==> run a <==
==> flow/design.v (excerpt) <==
module RegFile(  
   input clk,
   input reset,
   input [3:0] A1,
   input [3:0] A2,
   input [3:0] A3,    
   input [31:0] WD3,  
   input RegWrite,    
   input [31:0] PCPlus8,    
   output [31:0] RD1,    
   output [31:0] RD2    
   );
   reg[31:0] R[15:0]; 
   integer i;
   always @ (posedge clk or posedge reset)
   begin   
         if (reset) 
         begin
            for (i=0; i<16 ;i=i+1)
            begin
				R[i] <= 32'b0;
            end
         end
         else 
         begin         
            if(RegWrite == 1'b1) begin  
               R[A3] <= WD3;
            end
            R[15] <= PCPlus8;
         end
   end
   assign RD1 = R[A1];
   assign RD2 = R[A2];
endmodule
export LEC_CHECK = 0
export CAP_MARGIN = 20
export CORE_ASPECT_RATIO = 0.7
export CORE_MARGIN = 2
export CORE_UTILIZATION = 68
export CTS_CLUSTER_SIZE = 63
export GPL_TIMING_DRIVEN = 1
export MAX_ROUTING_LAYER = met4
export PLACE_DENSITY = 0.91
export SETUP_SLACK_MARGIN = 0.76
export SLEW_MARGIN = 20
export TNS_END_PERCENT = 100
create_clock -name core_clock -period 4.17 [get_ports {clk}]
run.sh (not shown) runs the stock make flow with config.mk's settings and CLKGATE_MAP_FILE=.
==> inputs of run b, as changes to run a <==
==> flow/config.mk (replaced) <==
export PLATFORM = sky130hd
export DESIGN_NAME = RegFile
export DESIGN_NICKNAME = RegFile
export VERILOG_FILES = /design/flow/design.v
export SDC_FILE = /design/flow/constraint.sdc
export NUM_CORES = 4
export LEC_CHECK = 0
export CAP_MARGIN = 5
export CORE_MARGIN = 2
export CORE_UTILIZATION = 70
export CTS_CLUSTER_SIZE = 34
export SLEW_MARGIN = 20
==> flow/constraint.sdc (replaced) <==
create_clock -name core_clock -period 3.12 [get_ports {clk}]
set_input_delay 0.6240 -clock core_clock [delete_from_list [all_inputs] [get_ports {clk}]]
set_output_delay 0.6240 -clock core_clock [all_outputs]
set_load 0.01 [all_outputs]
==> inputs of run c, as changes to run a <==
==> flow/config.mk (replaced) <==
export PLATFORM = sky130hd
export DESIGN_NAME = RegFile
export DESIGN_NICKNAME = RegFile
export VERILOG_FILES = /design/flow/design.v
export SDC_FILE = /design/flow/constraint.sdc
export NUM_CORES = 4
export LEC_CHECK = 0
export CAP_MARGIN = 20
export CORE_MARGIN = 2
export CORE_UTILIZATION = 58
export SLEW_MARGIN = 20
==> flow/constraint.sdc (replaced) <==
create_clock -name core_clock -period 5.61 [get_ports {clk}]
set_input_delay 1.1220 -clock core_clock [delete_from_list [all_inputs] [get_ports {clk}]]
set_output_delay 1.1220 -clock core_clock [all_outputs]
set_load 0.01 [all_outputs]
==> inputs of run d, as changes to run a <==
==> flow/config.mk (replaced) <==
export PLATFORM = sky130hd
export DESIGN_NAME = RegFile
export DESIGN_NICKNAME = RegFile
export VERILOG_FILES = /design/flow/design.v
export SDC_FILE = /design/flow/constraint.sdc
export NUM_CORES = 4
export LEC_CHECK = 0
export CAP_MARGIN = 5
export CORE_MARGIN = 2
export CORE_UTILIZATION = 70
export CTS_CLUSTER_SIZE = 34
export HOLD_SLACK_MARGIN = -0.09
export SETUP_SLACK_MARGIN = 0.79
export SLEW_MARGIN = 20
==> flow/constraint.sdc (replaced) <==
create_clock -name core_clock -period 3.12 [get_ports {clk}]
set_input_delay 0.6240 -clock core_clock [delete_from_list [all_inputs] [get_ports {clk}]]
set_output_delay 0.6240 -clock core_clock [all_outputs]
set_load 0.01 [all_outputs]
==> comparison table <==
Sequential Power Share: run a 44.9%; run d -; run b 44.9%; run c 46.2%
CP Class: run a in2out; run d -; run b in2out; run c in2out
Maximum cell stage delay along the critical path: run a 0.50 ns; run d -; run b 0.48 ns; run c 0.55 ns
Layout Skew: run a 0 ns; run d -; run b 0 ns; run c 0 ns
Wl on met1: run a 37.6 mm; run d -; run b 35.4 mm; run c 38.9 mm
Clock tree from TritonCTS: run a built; run d -; run b built; run c built
Setup total negative slack: run a 0 ns; run d -; run b -0.863 ns; run c 0 ns
HP Start: run a R[5][18]$_DFFE_PP0P_; run d -; run b PCPlus8[14]; run c R[8][5]$_DFFE_PP0P_
FF+latch count: run a 512; run d -; run b 512; run c 512
Latency at later pin: run a 0.62 ns; run d -; run b 0.64 ns; run c 0.62 ns
IR drop worst, VDD: run a 0.000433 V; run d -; run b 0.000554 V; run c 0.000314 V
Post_cts resized: run a 230; run d 585; run b 180; run c 0
Share of the clock period used by the worst path after layout: run a 91.1%; run d -; run b 106%; run c 89.5%
Terminus of the critical flop-to-flop path: run a R[7][21]$_DFFE_PP0P_; run d -; run b R[8][2]$_DFFE_PP0P_; run c R[8][27]$_DFFE_PP0P_
Final instance area: run a 33000 um^2; run d -; run b 33900 um^2; run c 31000 um^2
Clock buffer count from CTS: run a 49; run d 53; run b 54; run c 55
Core area: run a 39500 um^2; run d 38400 um^2; run b 38400 um^2; run c 46400 um^2
Number of detailed-routing iterations run before antenna repair: run a 11; run d -; run b 9; run c 9
Run status: run a finished clean; run d aborted with a tool error; run b finished with violations; run c finished clean
Failing step: run a -; run d global routing; run b -; run c -
Layout check failures: run a -; run d -; run b negative setup slack; run c -
Cell internal power dissipation: run a 10.8 mW; run d -; run b 14.5 mW; run c 7.94 mW
Post-detailed-route count of antenna-violating nets: run a 0; run d -; run b 0; run c 0
Starting utilization of the core area: run a 68.6%; run d 70.6%; run b 70.6%; run c 58.4%
Site row count: run a 61; run d 72; run b 72; run c 79

* * *

==> inputs of 11-07 <==
RegFile again, from the RTL that the note above started with.
clock: 3.12 ns
lec_check: 0
abc_area: 0
cap_margin: 5
core_margin: 2
core_utilization: 72
cts_cluster_diameter: 317
cts_cluster_size: 34
gpl_routability_driven: 0
hold_slack_margin: -0.09
max_routing_layer: met4
setup_slack_margin: 0.7
slew_margin: 20
==> 01-08 (differences from 11-07) <==
==> flow/config.mk (replaced) <==
export PLATFORM = sky130hd
export DESIGN_NAME = RegFile
export DESIGN_NICKNAME = RegFile
export VERILOG_FILES = /design/flow/design.v
export SDC_FILE = /design/flow/constraint.sdc
export NUM_CORES = 4
export LEC_CHECK = 0
export CAP_MARGIN = 20
export CORE_MARGIN = 2
export CORE_UTILIZATION = 72
export CTS_CLUSTER_SIZE = 39
export SETUP_SLACK_MARGIN = 0.91
export SLEW_MARGIN = 20
==> flow/constraint.sdc (replaced) <==
create_clock -name core_clock -period 3.05 [get_ports {clk}]
set_input_delay 0.6100 -clock core_clock [delete_from_list [all_inputs] [get_ports {clk}]]
set_output_delay 0.6100 -clock core_clock [all_outputs]
set_load 0.01 [all_outputs]
==> summary of the runs <==
11-07 aborted during 5_1_grt on GRT-0232. 01-08 died in 4_1_cts, error DPL-0033. Synthesized area is the same in 01-08 and 11-07. In die area, 11-07 and 01-08 do not differ. In synthesized cell count, 11-07 and 01-08 do not differ.
==> figures <==
|  | 11-07 | 01-08 |
|---|---|---|
| Chip area | 0.03919 sq mm | 0.03919 sq mm |
| Post-Synthesis Cell Area | 0.02709 sq mm | 0.02709 sq mm |
| Share of cell area taken by muxes after synthesis | 25.88% | 25.88% |
| Status | did not finish | did not finish |
| Failing step | 5_1_grt | 4_1_cts |
| Top cell type by total area after synthesis | sky130_fd_sc_hd__dfrtp_1 | sky130_fd_sc_hd__dfrtp_1 |
| Setup WS pre-CTS | -0.3394 ns | -0.5370 ns |
| Share of synthesized area occupied by flip-flops and latches | 47.30% | 47.30% |
| Number of cells in the design after placement | 3048 | 3044 |
| Floorplan Utilization | 72.43% | 72.43% |
| Area post-placement | 0.03152 sq mm | 0.03182 sq mm |
| Post-synthesis average cell area | 11.62 sq um | 11.62 sq um |
| Final HPWL from detailed placement | 64.54 mm | 67.06 mm |
Power is estimated from default activity; no workload was simulated.
